==> design.v <==
`timescale 1ns / 1ps
module LED_flow(
  input      i_clk,                     
  input      i_rst_n,                   
  input      pause,                     
  output reg [6:0] keyboard_val,        
  output reg [7:0] keyboard             
 );
reg [1:0] cnt2;                         
reg [3:0] flag;                         
reg [23:0] flag_time;                   
reg key_clk_sec;                        
reg key_clk_sec_d;
reg [1:0] cnt;                          
reg key_clk_d;
wire key_clk  = cnt[1];                 
wire sec_tick = key_clk_sec & ~key_clk_sec_d;
wire scan_tick = key_clk & ~key_clk_d;
always @ (posedge i_clk)
   begin
     if (i_rst_n) begin
         cnt <= 2'd0;
         cnt2 <= 2'd0;
         key_clk_sec <= 1'b0;
         key_clk_sec_d <= 1'b0;
         key_clk_d <= 1'b0;
     end else begin
         cnt <= cnt + 1'b1;
         cnt2 <= (cnt2 + 1'b1) % 2'd3;
         if(cnt2 < 2'd1)
             key_clk_sec <= 1'b1;
         else
             key_clk_sec <= 1'b0;
         key_clk_sec_d <= key_clk_sec;
         key_clk_d <= key_clk;
     end
   end
always @ (posedge i_clk)
  begin
    if (i_rst_n)
        flag_time <= 24'b0;
    else if(sec_tick && !pause)
        flag_time <= (flag_time + 1'b1) % 24'd8640000;
  end
always @ (posedge i_clk)
  if (i_rst_n) begin
    flag <= 4'd0;
    keyboard <= 8'b1111_1111;
    keyboard_val <= 7'b1111111;
  end else if (scan_tick)
  begin
    flag <= (flag + 1'b1) % 4'd8;
    case(flag)
       4'h0:begin
                keyboard <= 8'b0111_1111;    
                case((flag_time / 19'd360000) / 4'd10)
                4'd0:keyboard_val <= 7'b0000001;
                4'd1:keyboard_val <= 7'b1001111;
                4'd2:keyboard_val <= 7'b0010010;
                4'd3:keyboard_val <= 7'b0000110;
                4'd4:keyboard_val <= 7'b1001100;
                4'd5:keyboard_val <= 7'b0100100;
                4'd6:keyboard_val <= 7'b0100000;
                4'd7:keyboard_val <= 7'b0001111;
                4'd8:keyboard_val <= 7'b0000000;
                4'd9:keyboard_val <= 7'b0001100;
                endcase
            end
       4'h1:begin
                keyboard <= 8'b1011_1111;    
                case((flag_time / 19'd360000) % 4'd10)
                4'd0:keyboard_val <= 7'b0000001;
                4'd1:keyboard_val <= 7'b1001111;
                4'd2:keyboard_val <= 7'b0010010;
                4'd3:keyboard_val <= 7'b0000110;
                4'd4:keyboard_val <= 7'b1001100;
                4'd5:keyboard_val <= 7'b0100100;
                4'd6:keyboard_val <= 7'b0100000;
                4'd7:keyboard_val <= 7'b0001111;
                4'd8:keyboard_val <= 7'b0000000;
                4'd9:keyboard_val <= 7'b0001100;
                endcase
            end
       4'h2:begin
                keyboard <= 8'b1101_1111;    
                case(((flag_time / 13'd6000) % 6'd60) / 4'd10)
                4'd0:keyboard_val <= 7'b0000001;
                4'd1:keyboard_val <= 7'b1001111;
                4'd2:keyboard_val <= 7'b0010010;
                4'd3:keyboard_val <= 7'b0000110;
                4'd4:keyboard_val <= 7'b1001100;
                4'd5:keyboard_val <= 7'b0100100;
                4'd6:keyboard_val <= 7'b0100000;
                4'd7:keyboard_val <= 7'b0001111;
                4'd8:keyboard_val <= 7'b0000000;
                4'd9:keyboard_val <= 7'b0001100;
                endcase
            end
       4'h3:begin
                keyboard <= 8'b1110_1111;    
                case(((flag_time / 13'd6000) % 6'd60) % 4'd10)
                4'd0:keyboard_val <= 7'b0000001;
                4'd1:keyboard_val <= 7'b1001111;
                4'd2:keyboard_val <= 7'b0010010;
                4'd3:keyboard_val <= 7'b0000110;
                4'd4:keyboard_val <= 7'b1001100;
                4'd5:keyboard_val <= 7'b0100100;
                4'd6:keyboard_val <= 7'b0100000;
                4'd7:keyboard_val <= 7'b0001111;
                4'd8:keyboard_val <= 7'b0000000;
                4'd9:keyboard_val <= 7'b0001100;
                endcase
            end
       4'h4:begin
                keyboard <= 8'b1111_0111;    
                case(((flag_time / 7'd100) % 6'd60) / 4'd10)
                4'd0:keyboard_val <= 7'b0000001;
                4'd1:keyboard_val <= 7'b1001111;
                4'd2:keyboard_val <= 7'b0010010;
                4'd3:keyboard_val <= 7'b0000110;
                4'd4:keyboard_val <= 7'b1001100;
                4'd5:keyboard_val <= 7'b0100100;
                4'd6:keyboard_val <= 7'b0100000;
                4'd7:keyboard_val <= 7'b0001111;
                4'd8:keyboard_val <= 7'b0000000;
                4'd9:keyboard_val <= 7'b0001100;
                endcase
            end
       4'h5:begin
                keyboard <= 8'b1111_1011;    
                case(((flag_time / 7'd100) % 6'd60) % 4'd10)
                4'd0:keyboard_val <= 7'b0000001;
                4'd1:keyboard_val <= 7'b1001111;
                4'd2:keyboard_val <= 7'b0010010;
                4'd3:keyboard_val <= 7'b0000110;
                4'd4:keyboard_val <= 7'b1001100;
                4'd5:keyboard_val <= 7'b0100100;
                4'd6:keyboard_val <= 7'b0100000;
                4'd7:keyboard_val <= 7'b0001111;
                4'd8:keyboard_val <= 7'b0000000;
                4'd9:keyboard_val <= 7'b0001100;
                endcase
            end
       4'h6:begin
                keyboard <= 8'b1111_1101;    
                case((flag_time % 7'd100)/4'd10)
                4'd0:keyboard_val <= 7'b0000001;
                4'd1:keyboard_val <= 7'b1001111;
                4'd2:keyboard_val <= 7'b0010010;
                4'd3:keyboard_val <= 7'b0000110;
                4'd4:keyboard_val <= 7'b1001100;
                4'd5:keyboard_val <= 7'b0100100;
                4'd6:keyboard_val <= 7'b0100000;
                4'd7:keyboard_val <= 7'b0001111;
                4'd8:keyboard_val <= 7'b0000000;
                4'd9:keyboard_val <= 7'b0001100;
                endcase
            end
       4'h7:begin
                keyboard <= 8'b1111_1110;    
                case(flag_time % 4'd10)
                4'd0:keyboard_val <= 7'b0000001;
                4'd1:keyboard_val <= 7'b1001111;
                4'd2:keyboard_val <= 7'b0010010;
                4'd3:keyboard_val <= 7'b0000110;
                4'd4:keyboard_val <= 7'b1001100;
                4'd5:keyboard_val <= 7'b0100100;
                4'd6:keyboard_val <= 7'b0100000;
                4'd7:keyboard_val <= 7'b0001111;
                4'd8:keyboard_val <= 7'b0000000;
                4'd9:keyboard_val <= 7'b0001100;
                endcase
            end
    endcase
  end
endmodule
==> run.sh <==
#!/bin/bash
# the make line also repeats each setting of config.mk as NAME=value (left out here)
make -C /OpenROAD-flow-scripts/flow DESIGN_CONFIG=/design/flow/config.mk WORK_HOME=/design/flow/orfs CLKGATE_MAP_FILE= finish
==> config.mk <==
export PLATFORM = sky130hd
export DESIGN_NAME = LED_flow
export DESIGN_NICKNAME = LED_flow
export VERILOG_FILES = /design/flow/design.v
export SDC_FILE = /design/flow/constraint.sdc
export NUM_CORES = 4
export LEC_CHECK = 0
export CAP_MARGIN = 20
export CORE_MARGIN = 2
export CORE_UTILIZATION = 40
export CTS_CLUSTER_DIAMETER = 223
export CTS_CLUSTER_SIZE = 100
export PLACE_DENSITY = 0.6
export SLEW_MARGIN = 20
==> constraint.sdc <==
create_clock -name core_clock -period 25.0 [get_ports {i_clk}]
set_input_delay 5.0000 -clock core_clock [delete_from_list [all_inputs] [get_ports {i_clk}]]
set_output_delay 5.0000 -clock core_clock [all_outputs]
set_load 0.01 [all_outputs]
==> results.txt, run 1 <==
From the run reports.

- The run finished with no timing, DRC or antenna violations.
- The required time at the worst-slack endpoint is 25.18 ns.
- At the pin with the least slew margin, the transition time is 1.088 ns.
- The HPWL after detailed placement is 64.50 mm.
- The footprint of the multi-input gates is 22920 um^2.
- The cell count of the worst reg-to-reg path reads 70.
- The critical path's largest stage delay is 0.82 ns.
- The synthesized netlist has a Yosys-reported chip area of 25050 um^2.
- The worst hold endpoint reads cnt2[1]$_SDFF_PP0_.
- Yosys reports the multiplexer fraction of the synthesized area as 4.076%.
- The number of warnings reported in the stage logs is 39.
- The clock sink count reads 48.
- The x dimension of the die is 254.2 um.
- The largest fanout of any net on the critical path reads 20.
- The kind of cell with the highest combined delay along the critical path is AND-OR/OR-AND gates.
- The startpoint of the worst register-to-register path is flag_time[20]$_SDFFE_PP0P_.
- The floorplan die height is 254.2 um.
- The core utilization before placement is 40.51%.
- The via count of the first global-routing pass is 26510.
- The timing-limited maximum frequency is 42.31 MHz.
- The top cell type by area accounts for 7.868% of the synthesized area.
- The number of hold buffers added after CTS is 0.
- The reg-to-reg critical path endpoint reads keyboard_val[0]$_SDFFE_PP1P_.
- The floorplan report gives the top-level pin count as 18.
- The number of antenna violations at the first check in global routing came to 0.
- Dividing the final minimum period by the clock period gives 94.54%.
- The number of max-cap violations reads 0.
- The largest net degree at the start of global routing reads 49.
- The via density per instance reads 6.521.
- The sequential area share after synthesis is 3.837%.
- The type recorded for the worst min-delay path is flop to flop.
- The global-route wire length before repair is 137.3 mm.
- Fill cells in the final layout number 6626.
- The number of instances on the worst hold path is 1.
- The final-report max-slew violation count reads 0.
- The biggest combinational cell group after synthesis reads AND-OR/OR-AND gates.
- Per the synth log, the flip-flop and latch total comes to 48.
- The clock transition time at the flip-flop clock pins of the worst setup and hold paths reads 0.08 ns.
- The overall die size recorded for this design is 64630 um^2.
- The via total after detailed routing is 29810.
- The site row count is 91.
- The critical path class is flop to flop.
- The footprint of the flip-flops and latches is 970.9 um^2.
- The clock tree from TritonCTS is yes.
- The count of library flops with an enable pin is 0.
- Once iteration 0 of detailed routing completed, the report listed 3276 DRC markers.
- CTS placed an instance of sky130_fd_sc_hd__clkbuf_16 at the clock tree root.
- The warning tally printed by Yosys for this design is 1.
- The maximum buffer depth of the clock tree reads 2.
- The synthesis-to-layout area growth reads 5.535%.
- The minimum setup slack among reg-to-reg paths reads 1.37 ns.
- The number of nets still failing antenna checks after routing reads 0.
- The total congestion overflow is 0.
- The routed design could run at a clock period as short as 23.63 ns.
- The final tally of setup violations reads 0.
- The largest individual stage delay along the critical path comes from the cell sky130_fd_sc_hd__o41ai_2.
- The number of nets handed over by synthesis was 3867.
- The final routed wire length divided by cell count is 18.49 um.
- STA lists the startpoint of the worst hold path as cnt2[1]$_SDFF_PP0_.
- For reference, the critical path is captured by keyboard_val[0]$_SDFFE_PP1P_.
- The total CTS buffers is 5.
- The floorplan core area is 61830 um^2.
- The number of unique standard cell types used by synthesis is 152.
- The startpoint of the most critical setup path is flag_time[20]$_SDFFE_PP0P_.
- The total inserted antenna cells is 0.
- In the synthesized netlist, the cells that appear most often are sky130_fd_sc_hd__nor2_1, sky130_fd_sc_hd__nand2_1, sky130_fd_sc_hd__a21oi_1, sky130_fd_sc_hd__xnor2_1, sky130_fd_sc_hd__o21ai_0.
- In the post-synthesis netlist, the biggest area contributors are sky130_fd_sc_hd__xnor2_1, sky130_fd_sc_hd__nor2_1, sky130_fd_sc_hd__nand2_1, sky130_fd_sc_hd__a21oi_1, sky130_fd_sc_hd__o21ai_0.
- The number of buffers inserted by port buffering reads 17.
- The worst-skew pair later-pin latency is 0.31 ns.
- The biggest area consumer among synthesized cells is sky130_fd_sc_hd__xnor2_1.
- Of the total synthesized cell area, the portion taken by full adders, half adders and majority gates is 2.443%.
- The wire length reported by the detailed router reads 84.52 mm.
- According to the timing report, the arrival time at the worst endpoint equals 23.81 ns.
- Per the synthesis report, the simple-gate share of the synthesized area is 32.91%.
- In the final design database the tool counted 3761 nets.
- The worst setup path is captured at a flop.
- The clock H-tree reported by CTS has 2 levels.
- The fraction of the mapped netlist area in compound gates is 40.27%.
- The first detailed-routing pass took 6 iterations.
- The remaining design rule violation count reads 0.
- The placement summary gives the final routability congestion estimate as 0.9592.
- The startpoint kind of the worst setup timing path reads a flop.
- The most frequently used library cell after synthesis is sky130_fd_sc_hd__nor2_1.
- The largest clock skew in the final design reads 0.01203 ns.
- Post-synth the commonest register cell is sky130_fd_sc_hd__dfxtp_1.
- For this run, the share of the core covered by cells in the final layout is 42.75%.
- The post-synthesis area per instance is 6.523 um^2.
- The STA report counts the stages on the worst setup path as 70.
- In the synthesized netlist the async set-or-reset flop fraction comes to 0%.
- After technology mapping, the gate count stands at 3840.
- The synthesized area is 25050 um^2.
- The synthesized netlist was found by Yosys to have 3840 cells.
- The worst slew margin relative to its limit is 27.31%.
- Per the synthesis report, the XOR/XNOR share of the synthesized area is 10.61%.
- The final hold violation count reads 0.
- Total global-route track usage over all layers is 24.81%.
- The total buffers and inverters traversed by the critical path is 5.
[layer usage]
| layer | GRT usage, % | vias to the layer above | part of all wire, % | wire [um] |
|---|---|---|---|---|
| li1 | - | 14470 | - | - |
| met1 | 34.18 | 14070 | 46 | 38580 |
| met2 | 42.20 | 1130 | 47 | 39720 |
| met3 | 1.786 | 150 | 5.5 | 4622 |
| met4 | 5.244 | 0 | 1.9 | 1597 |
| met5 | 0 | - | 0 | 0 |
[through the flow]
| stage | worst slack, ns | instances | hold slack, ns | TNS [ns] | instance area (um^2) |
|---|---|---|---|---|---|
| after detailed placement | 0.5930 | 4559 | 0.4128 | 0 | 25960 |
| after global placement | 1.076 | 4558 | 0.4067 | 0 | 25950 |
| after CTS | 0.3840 | 4567 | 0.4252 | 0 | 26110 |
| final | 1.366 | 4572 | 0.4231 | 0 | 26430 |
| after floorplan | 5.115 | 3840 | 0.3994 | 0 | 25050 |
| after global routing | -0.001224 | 4572 | 0.4387 | -0.001224 | 26430 |
[final cells by class]
| cell class | count | area share, % |
|---|---|---|
| Tap cell | 837 | 3.962 |
| Inverter | 116 | 1.647 |
| Clock buffer | 7 | 0.5396 |
| Clock inverter | 1 | 0.02840 |
| Timing Repair Buffer | 116 | 3.455 |
| Sequential cell | 48 | 3.673 |
| Multi-Input combinational cell | 3447 | 86.69 |
[what timing repair did]
item / CTS / global route
setup endpoints to repair: 0 / 7
resized: 0 / 55
endpoints found under the hold margin: 0 / 0
setup buffers: 0 / 4
==> inputs of run 2 (changes only) <==
Settings changed: ABC_AREA from default to 1, CAP_MARGIN 20 to 15, CORE_MARGIN 2 to 3, CORE_UTILIZATION 40 to 36, CTS_CLUSTER_DIAMETER 223 to default, CTS_CLUSTER_SIZE 100 to 89, GPL_ROUTABILITY_DRIVEN from default to 0, MAX_ROUTING_LAYER from default to met4, MIN_ROUTING_LAYER from default to met2, PLACE_DENSITY 0.6 to default, PLACE_DENSITY_LB_ADDON from default to 0.1, SETUP_SLACK_MARGIN from default to 5.0, SLEW_MARGIN 20 to 15, TNS_END_PERCENT from default to 60.
Clock period 25.0 ns to 19.8 ns, I/O delays scaled along.
==> run 2 against run 1 <==
  * Now fails the layout checks on setup timing
  * Count of clock-buffer cells in the layout shrank 2
  * Critical path depth is 209 higher
  * Global-route usage is 8.2 points higher
  * Critical path type unchanged
==> results.txt, run 2 <==
From the run reports.

- The area figure in the yosys stat output reads 25200 um^2 (+0.62%).
- The final period demand of the worst path is 29.72 ns (+6.091 ns).
- The flip-flop and latch count after synthesis is 48 (unchanged).
- The floorplan die height reads 270.6 um (+6.4%).
- The floorplan core area reads 68950 um^2 (+12%).
- The total buffers and inverters traversed by the critical path reads 54 (+49).
- STA classifies the critical path endpoint as a flop.
- The critical path's largest stage delay reads 0.33 ns (-0.49 ns).
- The most popular library cell in the synthesized design by count reads sky130_fd_sc_hd__nand2_1.
- The worst slew margin relative to its limit is 40.70% (+13 points).
- The capturing instance or port of the critical path is keyboard_val[0]$_SDFFE_PP1P_.
- The run finished, with violations left.
- The final hold violation count came to 0 (unchanged).
- The final tally of setup violations came to 7 (+7).
- The biggest area contributor in the post-synthesis netlist is sky130_fd_sc_hd__nand2_1.
- The cell area after layout reads 38020 um^2 (+44%).
- The area fraction in mux cells is 0.07944% (-4.0 points).
- The xor-xnor portion of the synthesized cell area is 6.330% (-4.3 points).
- The via total after detailed routing reads 44680 (+50%).
- The number of nets still failing antenna checks after routing is 0 (unchanged).
- The critical path's slowest stage uses the library cell sky130_fd_sc_hd__dfxtp_2.
- Setup repair after global routing could not meet its margin everywhere.
- The number of max-cap violations is 0 (unchanged).
- The sequential area share after synthesis came to 3.813% (-0.024 points).
- The count of library flops with an enable pin is 0 (unchanged).
- The core utilization before placement was 36.55% (-4.0 points).
- The synthesis-to-layout area growth is 50.85%.
- The combined global-route utilization of all metal layers came to 33.05% (+8.2 points).
- The share of async-settable or async-resettable flops after synthesis is 0% (unchanged).
- The number of buffers inserted by port buffering reads 17 (unchanged).
- The ratio of final minimum period to clock period reads 150.1% (+56 points).
- The largest fanout of any net on the critical path is 8 (-60%).
- The site row count is 96 (+5.5%).
- The standard cell area after detailed placement is 34770 um^2 (+34%).
- The yosys cell count was 4516 (+18%).
- The transition at the pin with the smallest max-transition slack was 0.8813 ns (-0.2067 ns).
- The cell count of the worst reg-to-reg path is 279 (+300%).
- The arrival time at the worst endpoint was 29.88 ns (+6.07 ns).
- Among the stages of the critical path, the cell type that occurs most often is sky130_fd_sc_hd__nand2_2.
- The number of standard cells after synthesis is 4516 (+18%).
- The top cell type's share of synthesized area is 17.34% (+9.5 points).
- The worst setup path is of the flop to flop kind.
- The end-of-flow core utilization is 55.14% (+12 points).
- The number of top-level pins is 18 (unchanged).
- The total number of H-tree levels is 2 (unchanged).
- The startpoint kind of the worst setup timing path is a flop.
- The post-place setup slack reads -10.14 ns (-10.74 ns).
- The largest clock skew in the final design reads 0.01838 ns (+0.006345 ns).
- The largest net degree at the start of global routing is 34 (-31%).
- The area fraction in full adders, half adders and majority gates is 1.192% (-1.3 points).
- The synthesized area was 25200 um^2 (+0.62%).
- The clock transition time at the flip-flop clock pins of the worst setup and hold paths reads 0.08 ns (about the same).
- The launch point of the worst hold path reads cnt2[1]$_SDFF_PP0_.
- The reg-to-reg critical path endpoint reads keyboard_val[0]$_SDFFE_PP1P_.
- The number of instances on the worst hold path came to 1 (unchanged).
- The final routed wire length divided by cell count is 11.98 um (-35%).
- The worst-skew pair later-pin latency came to 0.32 ns (about the same).
- The via count of the first global-routing pass is 45140 (+70%).
- The HPWL after detailed placement reads 63.07 mm (-2.2%).
- The number of warning messages in the yosys log is 1 (unchanged).
- The wire length reported by the detailed router is 80.36 mm (-4.9%).
- The x dimension of the die is 270.6 um (+6.4%).
- The post-synthesis area per instance is 5.581 um^2 (-14%).
- The startpoint of the worst register-to-register path reads flag_time[20]$_SDFFE_PP0P_.
- The global-route wire length before repair reads 133.3 mm (-2.9%).
- In the synthesized netlist, the dominant kind of combinational cell is simple AND/OR/NAND/NOR gates.
- The maximum buffer depth of the clock tree is 2 (unchanged).
- The final-report max-slew violation count is 0 (unchanged).
- Failing layout checks were recorded as setup timing.
- The commonest register cell after synthesis is sky130_fd_sc_hd__dfxtp_1.
- The final-layout worst hold slack is 0.4215 ns (-0.001654 ns).
- The total inserted antenna cells is 0 (unchanged).
- The worst hold path terminates at cnt2[0]$_SDFF_PP0_.
- The count of filler cells inserted in the layout reads 7073 (+6.7%).
- The required time at the worst-slack endpoint is 19.96 ns (-5.22 ns).
- The clock sink count is 48 (unchanged).
- Note that the worst hold path type here is flop to flop.
- The number of nets at floorplan is 4543 (+17%).
- The total congestion overflow is 0 (unchanged).
- The remaining design rule violation count came to 0 (unchanged).
- TritonCTS built the clock tree.
- The number of warnings in the stage logs is 42 (+7.7%).
- The area share of and/or/nand/nor cells after synthesis was 63.66% (+31 points).
- The startpoint of the most critical setup path reads flag_time[20]$_SDFFE_PP0P_.
- The number of nets in the finished design was 5800 (+54%).
- The fraction of the mapped netlist area in compound gates reads 9.314% (-31 points).
- The main area contributors are sky130_fd_sc_hd__nand2_1, sky130_fd_sc_hd__inv_1, sky130_fd_sc_hd__nand2_2, sky130_fd_sc_hd__nand3_1, sky130_fd_sc_hd__nor2_1.
- The number of hold buffers added after CTS was 0 (unchanged).
- The cell at the root of the clock tree is sky130_fd_sc_hd__clkbuf_16.
- The least setup slack across all paths after layout was -9.925 ns (-11.29 ns).
- The minimum setup slack among reg-to-reg paths reads -9.92 ns (-11.29 ns).
- The timing-limited maximum frequency reads 33.64 MHz (-20%).
- The number of detailed-route iterations in the first pass reads 14 (+8).
- The violation tally from detailed-route iteration zero is 5798 (+77%).
- The via density per instance came to 6.663 (+2.2%).
- By count the netlist is led by sky130_fd_sc_hd__nand2_1, sky130_fd_sc_hd__inv_1, sky130_fd_sc_hd__nor2_1, sky130_fd_sc_hd__nand3_1, sky130_fd_sc_hd__nand2_2.
- Among cell families on the critical path, the largest total delay comes from simple AND/OR/NAND/NOR gates.
- The total CTS buffers reads 5 (unchanged).
- The depth of the critical timing path with buffers and inverters included reads 279 (+300%).
- The number of unique standard cell types used by synthesis is 94 (-38%).
- The number of antenna violations at the first check in global routing is 0 (unchanged).
- The total die area was 73220 um^2 (+13%).
[run 2: per-layer routing]
metal	track usage, %	share of wire, %
met4	1.391	5.5
met2	38.99	56
met5	-	0
met1	-	0
met3	45.01	39
[run 2: what timing repair did]
| item | 4_1_cts | 5_1_grt |
|---|---|---|
| setup endpoints to repair | 7 | 7 |
| hold endpoints to repair | 0 | 0 |
| buffers inserted | 71 | 78 |
| gates cloned | 18 | 10 |
| resized | 120 | 261 |
| pin swaps | 83 | 198 |
[run 2: layout make-up]
| class | count | area, um^2 | area share (%) |
|---|---|---|---|
| Clock buffer | 5 | 125.1 | 0.3291 |
| Clock inverter | 3 | 47.55 | 0.1251 |
| Inverter | 775 | 3042 | 8.001 |
| Multi-Input combinational cell | 3638 | 22370 | 58.83 |
| Sequential cell | 48 | 963.4 | 2.534 |
| Tap cell | 931 | 1165 | 3.064 |
| Timing Repair Buffer | 1305 | 10310 | 27.12 |
[run 2: per-stage QoR]
stage | TNS, ns | std cells
floorplan | -52.83 | 4516
global placement | -68.58 | 6520
detailed placement | -70.81 | 6520
CTS | -64.13 | 6617
global route | -88.14 | 6705
finish | -69.13 | 6705
==> inputs of run 3 (changes only) <==
Settings changed: CAP_MARGIN 15 to 20, CORE_MARGIN 3 to 2, CORE_UTILIZATION 36 to 65, CTS_CLUSTER_SIZE 89 to default, GPL_ROUTABILITY_DRIVEN 0 to default, MAX_ROUTING_LAYER met4 to default, MIN_ROUTING_LAYER met2 to default, PLACE_DENSITY_LB_ADDON 0.1 to 0.01, SETUP_SLACK_MARGIN 5.0 to default, SLEW_MARGIN 15 to 20, TNS_END_PERCENT 60 to 5.
Clock period 19.8 ns to 17.4 ns, I/O delays scaled along.
==> run 3 against run 2 <==
  * The flow now stops in global routing (5_1_grt)
  * Synthesized cell count unchanged
  * Synthesized area unchanged
  * Die size decreased by 45%
==> results.txt, run 3 <==
Implementation numbers.

- The first error in the log reads "[ERROR GRT-0232] Routing congestion too high. Check the congestion heatmap in the GUI".
- The area figure in the yosys stat output is 25200 um^2 (unchanged).
- The area fraction in full adders, half adders and majority gates is 1.192% (unchanged).
- In the synthesized netlist, the cells that appear most often are sky130_fd_sc_hd__nand2_1, sky130_fd_sc_hd__inv_1, sky130_fd_sc_hd__nor2_1, sky130_fd_sc_hd__nand3_1, sky130_fd_sc_hd__nand2_2.
- The number of warning messages in the yosys log is 1 (unchanged).
- The number of cells in the design after placement was 6048 (-7.2%).
- The combined global-route utilization of all metal layers reads 93.03%.
- The share of async-settable or async-resettable flops after synthesis is 0% (unchanged).
- The sequential area share after synthesis reads 3.813% (unchanged).
- The HPWL after detailed placement is 66.09 mm (+4.8%).
- The post-place setup slack came to -13.19 ns (-3.046 ns).
- The run stopped with a tool error.
- The number of top-level pins is 18 (unchanged).
- The total number of H-tree levels is 2 (unchanged).
- The number of buffers inserted by port buffering is 17 (unchanged).
- The most popular library cell in the synthesized design by count is sky130_fd_sc_hd__nand2_1.
- The floorplan die height is 200.9 um (-26%).
- The maximum buffer depth of the clock tree is 2 (unchanged).
- The count of library flops with an enable pin was 0 (unchanged).
- The cell at the root of the clock tree is sky130_fd_sc_hd__clkbuf_16.
- The synthesized area is 25200 um^2 (unchanged).
- The biggest combinational cell group after synthesis is simple AND/OR/NAND/NOR gates.
- The post-synthesis area per instance reads 5.581 um^2 (unchanged).
- The floorplan core area reads 38470 um^2 (-44%).
- The number of nets at floorplan is 4543 (unchanged).
- The area share of and/or/nand/nor cells after synthesis was 63.66% (unchanged).
- The site row count reads 72 (-25%).
- The number of standard cells after synthesis reads 4516 (unchanged).
- Recorded from the global router log, the overflow total was 800.
- Sorting the synthesized cells by area gives the leading types as sky130_fd_sc_hd__nand2_1, sky130_fd_sc_hd__inv_1, sky130_fd_sc_hd__nand2_2, sky130_fd_sc_hd__nand3_1, sky130_fd_sc_hd__nor2_1.
- The area fraction in mux cells is 0.07944% (unchanged).
- The global placer's final weighted congestion is 0.9754.
- The last stage reached reads global routing (5_1_grt).
- The core utilization before placement reads 65.52% (+29 points).
- The flip-flop and latch count after synthesis is 48 (unchanged).
- The number of unique standard cell types used by synthesis reads 94 (unchanged).
- The commonest register cell after synthesis reads sky130_fd_sc_hd__dfxtp_1.
- The fraction of the mapped netlist area in compound gates reads 9.314% (unchanged).
- The biggest area consumer among synthesized cells reads sky130_fd_sc_hd__nand2_1.
- The xor-xnor portion of the synthesized cell area reads 6.330% (unchanged).
- The total CTS buffers is 5 (unchanged).
- The top cell type's share of synthesized area is 17.34% (unchanged).
- The yosys cell count is 4516 (unchanged).
- The clock sink count reads 48 (unchanged).
- The x dimension of the die reads 200.9 um (-26%).
- The total die area came to 40360 um^2 (-45%).
- The number of hold buffers added after CTS was 0 (unchanged).
run 3: metrics by stage:
step,cell area [um^2],utilization [%],hold WS (ns)
4_1_cts,34690,90.19,0.4272
3_5_place_dp,33450,86.96,0.4173
2_1_floorplan,25360,-,0.3966
3_3_place_gp,33450,86.96,0.4113
run 3: metal layers:
metal / overflow / track usage, %
met1: 38 / 88.78
met2: 486 / 104.6
met3: 30 / 84.35
met4: 240 / 99.50
met5: 6 / 67.74
run 3: timing repair:
item,4_1_cts
buffers inserted,49
hold endpoints to repair,0
endpoints found under the setup margin,7
gates cloned,17
pin swaps,92
resized,114
==> inputs of run 4 (changes only) <==
Settings changed: CORE_UTILIZATION 65 to 72, PLACE_DENSITY_LB_ADDON 0.01 to default, SETUP_SLACK_MARGIN from default to 3.9, TNS_END_PERCENT 5 to default.
Clock period 17.4 ns to 25.9 ns, I/O delays scaled along.
==> run 4 against run 3 <==
  * The flow stops in clock tree synthesis (4_1_cts)
  * Die size decreased by 9.5%
  * Synthesized area is the same
  * Synthesized cell count unchanged
==> results.txt, run 4 <==
Implementation numbers.

- The post-synthesis area per instance reads 5.581 um^2 (unchanged).
- The global placer's final weighted congestion reads 0.9796 (+0.43%).
- The floorplan die height is 191.1 um (-4.9%).
- The number of nets at floorplan reads 4543 (unchanged).
- The run stopped with a tool error.
- The commonest register cell after synthesis is sky130_fd_sc_hd__dfxtp_1.
- The HPWL after detailed placement was 88.11 mm (+33%).
- The last stage reached is clock tree synthesis (4_1_cts).
- The tool reported: "[ERROR DPL-0038] Utilization greater than 100%, impossible to legalize".
- The sequential area share after synthesis is 3.813% (unchanged).
- The top cell type's share of synthesized area is 17.34% (unchanged).
- The site row count reads 68 (-5.6%).
- The floorplan core area came to 34540 um^2 (-10%).
- The xor-xnor portion of the synthesized cell area reads 6.330% (unchanged).
- The synthesized area was 25200 um^2 (unchanged).
- The number of buffers inserted by port buffering is 17 (unchanged).
- The fraction of the mapped netlist area in compound gates is 9.314% (unchanged).
- The total die area was 36520 um^2 (-9.5%).
- The yosys cell count is 4516 (unchanged).
- The flip-flop and latch count after synthesis is 48 (unchanged).
- The biggest combinational cell group after synthesis reads simple AND/OR/NAND/NOR gates.
- By area the synthesized netlist is led by sky130_fd_sc_hd__nand2_1, sky130_fd_sc_hd__inv_1, sky130_fd_sc_hd__nand2_2, sky130_fd_sc_hd__nand3_1, sky130_fd_sc_hd__nor2_1.
- The most popular library cell in the synthesized design by count is sky130_fd_sc_hd__nand2_1.
- The number of warning messages in the yosys log was 1 (unchanged).
- The area share of and/or/nand/nor cells after synthesis is 63.66% (unchanged).
- The cell type that accounts for the most area after synthesis is sky130_fd_sc_hd__nand2_1.
- The number of standard cells after synthesis reads 4516 (unchanged).
- The core utilization before placement is 72.96% (+7.4 points).
- The area fraction in full adders, half adders and majority gates reads 1.192% (unchanged).
- After synthesis, the most frequently instantiated cells are sky130_fd_sc_hd__nand2_1, sky130_fd_sc_hd__inv_1, sky130_fd_sc_hd__nor2_1, sky130_fd_sc_hd__nand3_1, sky130_fd_sc_hd__nand2_2.
- The area figure in the yosys stat output is 25200 um^2 (unchanged).
- The x dimension of the die came to 191.1 um (-4.9%).
- The share of async-settable or async-resettable flops after synthesis was 0% (unchanged).
- The number of top-level pins was 18 (unchanged).
- The area fraction in mux cells came to 0.07944% (unchanged).
- The count of library flops with an enable pin came to 0 (unchanged).
- The number of unique standard cell types used by synthesis is 94 (unchanged).
run 4: stage by stage:
stage	TNS, ns	utilization [%]	instance area [um^2]	instances	setup slack (ns)
after floorplan	-9.490	-	25830	4516	-1.399
after global placement	-18.69	97.40	33640	5955	-2.732
after detailed placement	-47.67	97.40	33640	5955	-6.888
==> inputs of run 5 (changes only) <==
Settings changed: ABC_AREA 1 to default, CORE_UTILIZATION 72 to 40, PLACE_DENSITY from default to 0.6, SETUP_SLACK_MARGIN 3.9 to default.
Clock period 25.9 ns to 16.9 ns, I/O delays scaled along.
==> run 5 against run 4 <==
  * Synthesized cell count down 15%
  * Synthesized area shrank 0.62%
  * Die size is 77% higher
  * Now fails the layout checks on setup timing
==> results.txt, run 5 <==
From the run reports.

- For flop-to-flop paths, the worst setup slack is -2.13 ns.
- The endpoint type of the worst setup path is a flop.
- The total congestion overflow is 0.
- The xor-xnor portion of the synthesized cell area is 10.61% (+4.3 points).
- The area fraction in full adders, half adders and majority gates is 2.443% (+1.3 points).
- Ranked by instance count, the synthesized netlist is headed by sky130_fd_sc_hd__nor2_1, sky130_fd_sc_hd__nand2_1, sky130_fd_sc_hd__a21oi_1, sky130_fd_sc_hd__xnor2_1, sky130_fd_sc_hd__o21ai_0.
- The transition at the pin with the smallest max-transition slack reads 1.067 ns.
- The startpoint kind of the worst setup timing path is a flop.
- Per the layout area report, the register area comes to 980.9 um^2.
- The post-synthesis area per instance was 6.523 um^2 (+17%).
- The capturing instance or port of the critical path is keyboard_val[0]$_SDFFE_PP1P_.
- The remaining design rule violation count reads 0.
- The number of buffers inserted by port buffering came to 17 (unchanged).
- In this run the worst hold path is classified as flop to flop.
- The flip-flop and latch count after synthesis came to 48 (unchanged).
- The total die area reads 64630 um^2 (+77%).
- The number of unique standard cell types used by synthesis came to 152 (+62%).
- The cell family contributing the most delay on the critical path is AND-OR/OR-AND gates.
- The site row count was 91 (+34%).
- The yosys cell count is 3840 (-15%).
- The depth of the critical timing path with buffers and inverters included reads 84.
- The script logs the mean routed wire length per placed instance as 17.38 um.
- The count of filler cells inserted in the layout is 5467.
- The logs give a warning total of 42.
- The share of async-settable or async-resettable flops after synthesis came to 0% (unchanged).
- The critical path's largest stage delay is 0.56 ns.
- The number of instances on the worst hold path reads 1.
- The floorplan core area was 61830 um^2 (+79%).
- The synthesized area is 25050 um^2 (-0.62%).
- The floorplan die height reads 254.2 um (+33%).
- The count of library flops with an enable pin reads 0 (unchanged).
- The total CTS buffers reads 5.
- The violation tally from detailed-route iteration zero is 2691.
- The worst pin sits at a relative slew slack of 28.87%.
- The number of cells in the design after placement is 5651 (-5.1%).
- The number of antenna violations at the first check in global routing came to 0.
- Entering global routing, the biggest net connects 41 pins.
- The area fraction in mux cells was 4.076% (+4.0 points).
- Global routing used 28.99% of the available tracks across all layers.
- Looking at the hold checks, the worst path lands on cnt2[1]$_SDFF_PP0_.
- The clock tree from TritonCTS is yes.
- The flow measured a signed area growth from synthesis to layout of 55.95%.
- For reference, the top logic cell family by area is AND-OR/OR-AND gates.
- Dividing the detail-routed via count by the number of cells gives 5.999.
- The most frequent cell on the critical path is sky130_fd_sc_hd__buf_4.
- The critical-path cell with the highest stage delay is sky130_fd_sc_hd__or4_4.
- The number of nets in the finished design reads 4978.
- The worst-skew pair later-pin latency reads 0.32 ns.
- The biggest area consumer among synthesized cells is sky130_fd_sc_hd__xnor2_1.
- Detailed routing inserted a total of 34730 vias.
- The final standard cell count with taps included and fillers excluded is 5789.
- The largest fanout of any net on the critical path reads 7.
- The startpoint of the worst register-to-register path reads flag_time[23]$_SDFFE_PP0P_.
- The clock transition time at the flip-flop clock pins of the worst setup and hold paths reads 0.08 ns.
- Across the routed clock network, the largest skew measured is 0.01524 ns.
- The final period demand of the worst path reads 19.03 ns.
- The number of warning messages in the yosys log reads 1 (unchanged).
- STA shows the worst reg2reg path with a cell count of 84.
- The core utilization before placement is 40.51% (-32 points).
- The launch point of the worst min-delay path is recorded as cnt2[1]$_SDFF_PP0_.
- The HPWL after detailed placement reads 77.33 mm (-12%).
- The synthesis stats list as the most numerous cell sky130_fd_sc_hd__nor2_1.
- By startpoint and endpoint, the worst setup path is classified as flop to flop.
- The final-report max-slew violation count is 0.
- The total buffers and inverters traversed by the critical path reads 19.
- The main area contributors are sky130_fd_sc_hd__xnor2_1, sky130_fd_sc_hd__nor2_1, sky130_fd_sc_hd__nand2_1, sky130_fd_sc_hd__a21oi_1, sky130_fd_sc_hd__o21ai_0.
- The fraction of the mapped netlist area in compound gates is 40.27% (+31 points).
- The total inserted antenna cells is 0.
- The sequential area share after synthesis reads 3.837% (+0.024 points).
- The number of nets at floorplan came to 3867 (-15%).
- The least setup slack across all paths after layout reads -2.133 ns.
- The maximum buffer depth of the clock tree reads 2.
- The total number of H-tree levels reads 2.
- The number of top-level pins reads 18 (unchanged).
- The x dimension of the die came to 254.2 um (+33%).
- A clean result was blocked by setup timing.
- The ratio of final minimum period to clock period reads 112.6%.
- Looking at the reg2reg group, the worst path ends at keyboard_val[0]$_SDFFE_PP1P_.
- The required time at the worst-slack endpoint is 17.08 ns.
- The commonest register cell after synthesis is sky130_fd_sc_hd__dfxtp_1.
- The top cell type's share of synthesized area is 7.868% (-9.5 points).
- The footprint of the multi-input gates is 26050 um^2.
- The number of max-cap violations reads 0.
- The first global-routing pass estimated 160.0 mm of wire.
- The global placer's final weighted congestion was 0.9542 (-2.6%).
- The final report lists the setup-violating endpoint count as 7.
- The area figure in the yosys stat output came to 25050 um^2 (-0.62%).
- The flow ran to the end, but the layout failed its checks.
- The via count of the first global-routing pass reads 32360.
- The startpoint of the most critical setup path reads flag_time[23]$_SDFFE_PP0P_.
- STA puts the critical path data arrival time at 19.21 ns.
- The final-layout worst hold slack reads 0.4245 ns.
- Setup repair after global routing could not meet its margin everywhere.
- The final hold violation count is 0.
- The number of standard cells after synthesis reads 3840 (-15%).
- The number of nets still failing antenna checks after routing is 0.
- The post-CTS hold buffer count recorded in the log is 0.
- The timing-limited maximum frequency is 52.54 MHz.
- For this design, the sink count on the clock tree is 48.
- The number of detailed-route iterations in the first pass is 5.
- The cell at the root of the clock tree reads sky130_fd_sc_hd__clkbuf_16.
- The wire length reported by the detailed router reads 100.6 mm.
- The area share of and/or/nand/nor cells after synthesis is 32.91% (-31 points).
## run 5: through the flow
step	TNS (ns)	utilization (%)	setup WS, ns	area [um^2]
final	-14.44	63.18	-2.133	39060
after global routing	-20.85	63.18	-3.024	39060
after CTS	-11.87	59.95	-1.748	37060
after detailed placement	-17.70	57.26	-2.554	35400
after global placement	-16.71	57.26	-2.440	35400
after floorplan	-9.973	-	-1.504	26320
## run 5: routing by layer
layer / vias to the layer above / wire length (um) / track usage [%] / part of all wire [%]
met4: 0 / 2694 / 8.101 / 2.7
li1: 16900 / - / - / -
met5: - / 0 / 0 / 0
met3: 186 / 4625 / 2.154 / 4.6
met2: 1066 / 49720 / 51.90 / 49
met1: 16570 / 43590 / 37.13 / 43
## run 5: layout make-up
| cell class | count | share of cell area [%] |
|---|---|---|
| repair buffers | 1333 | 26.52 |
| clock inverters | 1 | 0.07688 |
| clock buffers | 7 | 0.3908 |
| inverters | 116 | 1.124 |
| well taps | 837 | 2.681 |
| flip-flops and latches | 48 | 2.511 |
| multi-input cells | 3447 | 66.70 |
## run 5: repair_timing
item / in CTS / in global routing
gates cloned: 1 / 0
setup endpoints to repair: 7 / 7
endpoints found under the hold margin: 0 / 0
pin swaps: 114 / 174
gates resized: 198 / 284
setup buffers: 58 / 77
==> inputs of run 6 (changes only) <==
Settings changed: CELL_PAD_IN_SITES_GLOBAL_PLACEMENT from default to 2, CORE_ASPECT_RATIO from default to 1.96, CORE_UTILIZATION 40 to 33, CTS_CLUSTER_DIAMETER from default to 252, CTS_CLUSTER_SIZE from default to 98, PLACE_DENSITY 0.6 to default, PLACE_DENSITY_LB_ADDON from default to 0.04, TNS_END_PERCENT from default to 10.
Clock period 16.9 ns to 25.0 ns, I/O delays scaled along.
==> run 6 against run 5 <==
  * Now clean on timing, DRC and antenna
  * Synthesized area unchanged
  * Global-route usage decreased by 1.1 points
  * Register-to-register slack improved by 3.6 ns
  * Non-clock buffer count decreased by 1141
  * Sequential share of layout area increased by 1.1 points
  * Final cell count decreased by 17%
  * Critical endpoint is now keyboard_val[3]$_SDFFE_PP1P_
  * Largest cell class unchanged
==> results.txt, run 6 <==
From the run reports.

- The arrival time at the worst endpoint is 23.74 ns (+4.53 ns).
- The worst slew margin relative to its limit came to 27.70% (-1.2 points).
- The combined global-route utilization of all metal layers reads 27.84% (-1.1 points).
- The floorplan core area is 75330 um^2 (+22%).
- The synthesized area is 25050 um^2 (unchanged).
- The number of warnings in the stage logs reads 39 (-7.1%).
- The floorplan die height came to 389.7 um (+53%).
- Checking hold timing, the worst path is listed with class flop to flop.
- The number of unique standard cell types used by synthesis came to 152 (unchanged).
- The number of antenna violations at the first check in global routing reads 0 (unchanged).
- The critical path's largest stage delay is 0.73 ns (+0.17 ns).
- The maximum buffer depth of the clock tree was 2 (unchanged).
- The transition at the pin with the smallest max-transition slack is 1.078 ns (+0.01094 ns).
- The area share of and/or/nand/nor cells after synthesis is 32.91% (unchanged).
- The HPWL after detailed placement is 93.86 mm (+21%).
- The number of nets still failing antenna checks after routing is 0 (unchanged).
- The ratio of final minimum period to clock period reads 94.24% (-18 points).
- The final standard cell count with taps included and fillers excluded is 4810 (-17%).
- The total die area reads 78240 um^2 (+21%).
- The total CTS buffers is 5 (unchanged).
- The number of standard cells after synthesis is 3840 (unchanged).
- The critical path starts at flag_time[22]$_SDFFE_PP0P_.
- The area fraction in mux cells is 4.076% (unchanged).
- The clock sink count reads 48 (unchanged).
- The endpoint type of the worst setup path is a flop.
- The final routed wire length divided by cell count is 23.66 um (+36%).
- The wire length reported by the detailed router reads 113.8 mm (+13%).
- The total number of H-tree levels is 2 (unchanged).
- The worst hold endpoint reads cnt2[1]$_SDFF_PP0_.
- The biggest area consumer among synthesized cells is sky130_fd_sc_hd__xnor2_1.
- The global placer's final weighted congestion came to 0.9743 (+2.1%).
- The end-of-flow core utilization is 35.88% (-27 points).
- The share of async-settable or async-resettable flops after synthesis reads 0% (unchanged).
- The yosys cell count reads 3840 (unchanged).
- The total inserted antenna cells came to 0 (unchanged).
- The total negative slack is 0 ns (+14.44 ns).
- The number of warning messages in the yosys log is 1 (unchanged).
- The run finished with no timing, DRC or antenna violations.
- The capturing instance or port of the critical path reads keyboard_val[3]$_SDFFE_PP1P_.
- The number of nets at floorplan reads 3867 (unchanged).
- The synthesis-to-layout area growth reads 7.923%.
- The total congestion overflow is 0 (unchanged).
- The required time at the worst-slack endpoint is 25.18 ns (+8.10 ns).
- The area fraction in full adders, half adders and majority gates reads 2.443% (unchanged).
- The startpoint kind of the worst setup timing path is a flop.
- The largest net degree at the start of global routing is 58 (+41%).
- The top cell type's share of synthesized area is 7.868% (unchanged).
- The commonest cells after synthesis are sky130_fd_sc_hd__nor2_1, sky130_fd_sc_hd__nand2_1, sky130_fd_sc_hd__a21oi_1, sky130_fd_sc_hd__xnor2_1, sky130_fd_sc_hd__o21ai_0.
- The cell at the root of the clock tree reads sky130_fd_sc_hd__clkbuf_16.
- The worst-skew pair later-pin latency came to 0.31 ns (about the same).
- The x dimension of the die is 200.8 um (-21%).
- The clock transition time at the flip-flop clock pins of the worst setup and hold paths is 0.07 ns (about the same).
- The violation tally from detailed-route iteration zero reads 1649 (-39%).
- The cell that appears most often on the critical path is sky130_fd_sc_hd__buf_4.
- The number of nets in the finished design is 3836 (-23%).
- The depth of the critical timing path with buffers and inverters included is 71 (-15%).
- The largest clock skew in the final design reads 0.008038 ns (-0.007204 ns).
- The post-synthesis area per instance reads 6.523 um^2 (unchanged).
- The kind of cell adding the most delay to the critical path reads AND-OR/OR-AND gates.
- The final period demand of the worst path was 23.56 ns (+4.526 ns).
- The number of max-cap violations is 0 (unchanged).
- The number of hold buffers added after CTS is 0 (unchanged).
- The core utilization before placement was 33.25% (-7.3 points).
- The clock tree from TritonCTS is yes.
- STA lists the endpoint of the worst register-to-register path as keyboard_val[3]$_SDFFE_PP1P_.
- The global-route wire length before repair came to 173.6 mm (+8.5%).
- The number of detailed-route iterations in the first pass is 5 (unchanged).
- In this run the critical register-to-register path is launched from flag_time[22]$_SDFFE_PP0P_.
- The number of cells in the design after placement was 4802 (-15%).
- The number of instances on the worst hold path was 1 (unchanged).
- The timing-limited maximum frequency reads 42.45 MHz (-19%).
- The main area contributors are sky130_fd_sc_hd__xnor2_1, sky130_fd_sc_hd__nor2_1, sky130_fd_sc_hd__nand2_1, sky130_fd_sc_hd__a21oi_1, sky130_fd_sc_hd__o21ai_0.
- The remaining design rule violation count is 0 (unchanged).
- The cell count of the worst reg-to-reg path is 71 (-15%).
- The count of library flops with an enable pin is 0 (unchanged).
- The area figure in the yosys stat output reads 25050 um^2 (unchanged).
- The critical path class is flop to flop.
- The fraction of the mapped netlist area in compound gates is 40.27% (unchanged).
- Setup repair after global routing left no endpoint under its margin.
- The launch point of the worst hold path is cnt2[1]$_SDFF_PP0_.
- The largest fanout of any net on the critical path was 41 (+34).
- The final-report max-slew violation count reads 0 (unchanged).
- The site row count came to 141 (+55%).
- The final hold violation count came to 0 (unchanged).
- The cell area after layout is 27030 um^2 (-31%).
- The sequential area share after synthesis reads 3.837% (unchanged).
- The via total after detailed routing reads 30480 (-12%).
- The number of buffers inserted by port buffering is 17 (unchanged).
- The xor-xnor portion of the synthesized cell area is 10.61% (unchanged).
- The via count of the first global-routing pass is 29970 (-7.4%).
- The minimum setup slack among reg-to-reg paths reads 1.44 ns (+3.57 ns).
- The flip-flop and latch count after synthesis was 48 (unchanged).
- The total buffers and inverters traversed by the critical path is 6 (-13).
- The biggest combinational cell group after synthesis is AND-OR/OR-AND gates.
- Among all flip-flop cells after synthesis, the most frequent one is sky130_fd_sc_hd__dfxtp_1.
- The most popular library cell in the synthesized design by count is sky130_fd_sc_hd__nor2_1.
- The standard cell area after detailed placement is 26760 um^2 (-24%).
- The critical-path cell with the highest stage delay is sky130_fd_sc_hd__a211oi_1.
- The final tally of setup violations is 0 (-7).
- The number of top-level pins reads 18 (unchanged).
- The via density per instance was 6.336 (+5.6%).
-- run 6: layout make-up --
cell class,count,area [um^2]
timing repair buffer,192,1484
inverter,116,435.4
multi-input combinational,3446,22730
sequential,48,977.2
clock buffer,6,138.9
fill,8275,48300
clock inverter,1,8.758
tap,1001,1252
-- run 6: per-layer routing --
layer | global-route usage (%) | routed length, um | vias up
li1 | - | - | 14610
met5 | 0 | 0 | -
met4 | 19.39 | 9004 | 0
met1 | 23.42 | 35940 | 14620
met3 | 1.310 | 2576 | 356
met2 | 60.19 | 66280 | 888
-- run 6: metrics by stage --
step                      setup slack (ns)  hold slack [ns]
final                                1.440           0.4231
after global routing              0.008322           0.4511
after CTS                           0.6226           0.4264
after detailed placement            0.7029           0.4159
after global placement              0.9453           0.4057
after floorplan                      5.115           0.3994
-- run 6: repair_timing --
action	CTS	global route
endpoints found under the setup margin	0	7
gates resized	0	21
setup buffers	0	1
==> inputs of run 7 (changes only) <==
Settings changed: ABC_AREA from default to 1, CELL_PAD_IN_SITES_GLOBAL_PLACEMENT 2 to default, CORE_ASPECT_RATIO 1.96 to default, CORE_UTILIZATION 33 to 72, CTS_CLUSTER_DIAMETER 252 to default, CTS_CLUSTER_SIZE 98 to 15, PLACE_DENSITY_LB_ADDON 0.04 to 0.19, SETUP_SLACK_MARGIN from default to 3.95, TNS_END_PERCENT 10 to default.
Clock period 25.0 ns to 23.4 ns, I/O delays scaled along.
==> run 7 against run 6 <==
  * The flow now stops in detailed placement (3_5_place_dp)
  * Die size shrank 53%
  * Synthesized cell count grew 18%
  * Synthesized area grew 0.62%
==> results.txt, run 7 <==
Implementation numbers.

- The number of warning messages in the yosys log reads 1 (unchanged).
- The area share of and/or/nand/nor cells after synthesis is 63.66% (+31 points).
- The number of top-level pins reads 18 (unchanged).
- The run stopped with a tool error.
- The count of library flops with an enable pin is 0 (unchanged).
- The site row count is 68 (-52%).
- The number of unique standard cell types used by synthesis came to 94 (-38%).
- The global placer's final weighted congestion is 1.074 (+10%).
- The number of standard cells after synthesis is 4516 (+18%).
- The xor-xnor portion of the synthesized cell area was 6.330% (-4.3 points).
- The biggest combinational cell group after synthesis is simple AND/OR/NAND/NOR gates.
- The most popular library cell in the synthesized design by count is sky130_fd_sc_hd__nand2_1.
- The x dimension of the die reads 191.1 um (-4.8%).
- The total die area came to 36520 um^2 (-53%).
- The yosys cell count came to 4516 (+18%).
- The floorplan die height was 191.1 um (-51%).
- The area fraction in full adders, half adders and majority gates reads 1.192% (-1.3 points).
- The share of async-settable or async-resettable flops after synthesis is 0% (unchanged).
- The floorplan core area reads 34540 um^2 (-54%).
- The area fraction in mux cells came to 0.07944% (-4.0 points).
- The synthesized area came to 25200 um^2 (+0.62%).
- The fraction of the mapped netlist area in compound gates reads 9.314% (-31 points).
- The post-synthesis area per instance reads 5.581 um^2 (-14%).
- The core utilization before placement is 72.96% (+40 points).
- Summed over all instances, the cell type with the most area after synthesis is sky130_fd_sc_hd__nand2_1.
- The flip-flop and latch count after synthesis reads 48 (unchanged).
- The sequential area share after synthesis was 3.813% (-0.024 points).
- The synthesis run shows the most used standard cells to be sky130_fd_sc_hd__nand2_1, sky130_fd_sc_hd__inv_1, sky130_fd_sc_hd__nor2_1, sky130_fd_sc_hd__nand3_1, sky130_fd_sc_hd__nand2_2.
- The tool reported: "[ERROR DPL-0033] detailed placement checks failed during check placement".
- For this run, the leading register cell type out of synthesis is sky130_fd_sc_hd__dfxtp_1.
- The top cell type's share of synthesized area is 17.34% (+9.5 points).
- The area figure in the yosys stat output is 25200 um^2 (+0.62%).
- The number of buffers inserted by port buffering is 17 (unchanged).
- Sorting the synthesized cells by area gives the leading types as sky130_fd_sc_hd__nand2_1, sky130_fd_sc_hd__inv_1, sky130_fd_sc_hd__nand2_2, sky130_fd_sc_hd__nand3_1, sky130_fd_sc_hd__nor2_1.
- The number of nets at floorplan is 4543 (+17%).
- The last stage reached is detailed placement (3_5_place_dp).
[run 7: through the flow]
step                    cell area (um^2)  cells  setup WS [ns]
after global placement             33630   5953         -5.197
after floorplan                    25830   4516         -3.899
==> inputs of run 8 (changes only) <==
Settings changed: ABC_AREA 1 to default, CELL_PAD_IN_SITES_DETAIL_PLACEMENT from default to 1, CELL_PAD_IN_SITES_GLOBAL_PLACEMENT from default to 1, CORE_ASPECT_RATIO from default to 0.5, CORE_UTILIZATION 72 to 33, CTS_CLUSTER_DIAMETER from default to 252, CTS_CLUSTER_SIZE 15 to 98, PLACE_DENSITY_LB_ADDON 0.19 to 0.04, SETUP_SLACK_MARGIN 3.95 to default, TNS_END_PERCENT from default to 10.
Clock period 23.4 ns to 25.0 ns, I/O delays scaled along.
==> run 8 against run 7 <==
  * The run now finishes clean
  * Die size is 110% higher
  * Synthesized area shrank 0.62%
  * Synthesized cell count down 15%
==> results.txt, run 8 <==
From the run reports.

- The maximum buffer depth of the clock tree reads 2.
- The area fraction in full adders, half adders and majority gates is 2.443% (+1.3 points).
- The flip-flop and latch count after synthesis is 48 (unchanged).
- The number of warning messages in the yosys log is 1 (unchanged).
- The final hold violation count reads 0.
- Global routing put the most usage on met2.
- The timing-limited maximum frequency reads 42.93 MHz.
- The required time at the worst-slack endpoint is 25.23 ns.
- The post-place setup slack is -0.04534 ns.
- The violation tally from detailed-route iteration zero is 1787.
- The number of nets still failing antenna checks after routing is 0.
- The largest clock skew in the final design is 0.006280 ns.
- The remaining design rule violation count is 0.
- The area share of and/or/nand/nor cells after synthesis reads 32.91% (-31 points).
- The worst hold endpoint is cnt2[1]$_SDFF_PP0_.
- The final standard cell count with taps included and fillers excluded is 4776.
- The commonest register cell after synthesis reads sky130_fd_sc_hd__dfxtp_1.
- The share of async-settable or async-resettable flops after synthesis reads 0% (unchanged).
- The number of max-cap violations reads 0.
- The arrival time of data at the worst endpoint is listed as 23.52 ns.
- The x dimension of the die is 393.6 um (+110%).
- Along the critical path, the tally of buffer and inverter instances is 6.
- The path type of the worst min-delay path is flop to flop.
- The clock sink count reads 48.
- The transition at the pin with the smallest max-transition slack is 1.122 ns.
- The core utilization before placement is 33.33% (-40 points).
- The via total after detailed routing is 29780.
- The worst register-to-register path depth is 72.
- The startpoint of the most critical setup path reads flag_time[23]$_SDFFE_PP0P_.
- For reference, the most critical setup path is categorized as flop to flop.
- For this run, global-route usage on met3 was measured as 1.204%.
- The worst slew margin relative to its limit is 25.17%.
- On met1, the global router reports a usage of 36.05%.
- The worst-skew pair later-pin latency reads 0.31 ns.
- The xor-xnor portion of the synthesized cell area was 10.61% (+4.3 points).
- The least setup slack across all paths after layout is 1.709 ns.
- The number of antenna violations at the first check in global routing reads 0.
- The global placer's final weighted congestion is 0.8847 (-18%).
- The flow ran to the end and the layout has no timing, DRC or antenna violations.
- The endpoint type of the worst setup path reads a flop.
- The startpoint of the worst register-to-register path is flag_time[23]$_SDFFE_PP0P_.
- The top cell type's share of synthesized area was 7.868% (-9.5 points).
- The total CTS buffers reads 5.
- The met2 track utilization from global routing is 42.65%.
- The number of warnings in the stage logs reads 39.
- The sequential area share after synthesis reads 3.837% (+0.024 points).
- The total number of H-tree levels is 2.
- The total die area is 78250 um^2 (+110%).
- Setup repair after global routing left no endpoint under its margin.
- The startpoint kind of the worst setup timing path is a flop.
- The clock transition time at the flip-flop clock pins of the worst setup and hold paths is 0.08 ns.
- In the synthesized netlist, the cells that appear most often are sky130_fd_sc_hd__nor2_1, sky130_fd_sc_hd__nand2_1, sky130_fd_sc_hd__a21oi_1, sky130_fd_sc_hd__xnor2_1, sky130_fd_sc_hd__o21ai_0.
- The area figure in the yosys stat output is 25050 um^2 (-0.62%).
- The report gives the cell count of the worst hold path as 1.
- For this run, the detailed router reports a per-instance via density of 6.236.
- The kind of cell adding the most delay to the critical path is AND-OR/OR-AND gates.
- The number of hold buffers added after CTS reads 0.
- The final-layout worst hold slack is 0.4252 ns.
- The ratio of final minimum period to clock period reads 93.17%.
- The depth of the critical timing path with buffers and inverters included is 72.
- The total negative slack is 0 ns.
- The largest net degree at the start of global routing is 49.
- The number of top-level pins is 18 (unchanged).
- The floorplan core area reads 75150 um^2 (+120%).
- The post-synthesis area per instance reads 6.523 um^2 (+17%).
- The number of standard cells after synthesis is 3840 (-15%).
- The final routed wire length divided by cell count reads 21.52 um.
- The most frequent cell on the critical path reads sky130_fd_sc_hd__buf_4.
- The HPWL after detailed placement is 80.96 mm.
- The synthesized area is 25050 um^2 (-0.62%).
- The global-route wire length before repair is 166.6 mm.
- The biggest area consumer among synthesized cells reads sky130_fd_sc_hd__xnor2_1.
- The fraction of the mapped netlist area in compound gates is 40.27% (+31 points).
- The number of unique standard cell types used by synthesis was 152 (+62%).
- The most popular library cell in the synthesized design by count is sky130_fd_sc_hd__nor2_1.
- After synthesis, the cell types taking the most area are sky130_fd_sc_hd__xnor2_1, sky130_fd_sc_hd__nor2_1, sky130_fd_sc_hd__nand2_1, sky130_fd_sc_hd__a21oi_1, sky130_fd_sc_hd__o21ai_0.
- The number of buffers inserted by port buffering reads 17 (unchanged).
- For this run the aggregate overflow at the end of global routing stands at 0.
- In this run, placement finished with an instance count of 4762.
- The cell at the root of the clock tree reads sky130_fd_sc_hd__clkbuf_16.
- The total inserted antenna cells is 0.
- The critical path's largest stage delay is 0.71 ns.
- The wire length reported by the detailed router reads 102.8 mm.
- The largest fanout of any net on the critical path is 41.
- The site row count reads 71 (+4.4%).
- The final-report max-slew violation count is 0.
- The via count of the first global-routing pass came to 29430.
- The number of detailed-route iterations in the first pass reads 5.
- The yosys cell count is 3840 (-15%).
- The biggest combinational cell group after synthesis is AND-OR/OR-AND gates.
- The number of nets in the finished design reads 3780.
- TritonCTS built the clock tree.
- The combined global-route utilization of all metal layers is 25.24%.
- The launch point of the worst hold path reads cnt2[1]$_SDFF_PP0_.
- The final period demand of the worst path is 23.29 ns.
- The count of filler cells inserted in the layout is 9734.
- The count of library flops with an enable pin is 0 (unchanged).
- The synthesis-to-layout area growth reads 7.548%.
- The minimum setup slack among reg-to-reg paths is 1.71 ns.
- The number of nets at floorplan came to 3867 (-15%).
- The capturing instance or port of the critical path is keyboard_val[5]$_SDFFE_PP1P_.
- The floorplan die height is 198.8 um (+4.0%).
- The critical-path cell with the highest stage delay is sky130_fd_sc_hd__a2111oi_0.
- The reg-to-reg critical path endpoint is keyboard_val[5]$_SDFFE_PP1P_.
- The area fraction in mux cells came to 4.076% (+4.0 points).
- Setup violations remaining at the end of the flow were counted as 0.
run 8: timing repair:
action | 4_1_cts | 5_1_grt
resized | 1 | 68
setup buffers | 0 | 6
pin swaps | 0 | 2
setup endpoints to repair | 7 | 7
run 8: final cells by class:
class                           count  area (um^2)  area share, %
Multi-Input combinational cell   3446        22980          85.31
Tap cell                         1022         1279          4.747
Timing Repair Buffer              136         1084          4.022
Sequential cell                    48        980.9          3.642
Inverter                          116        435.4          1.616
Clock buffer                        6        138.9         0.5156
Clock inverter                      2        38.79         0.1440
run 8: metrics by stage:
stage	utilization [%]	instance area, um^2
finish	35.84	26940
global route	35.84	26940
CTS	35.27	26510
detailed placement	35.03	26320
global placement	35.03	26320
floorplan	-	25050
run 8: metal layers:
layer / vias to the layer above / share of wire [%]
met1: 14780 / 51
met3: 76 / 2.4
met5: - / 0
met4: 0 / 1.3
met2: 454 / 46
li1: 14470 / -
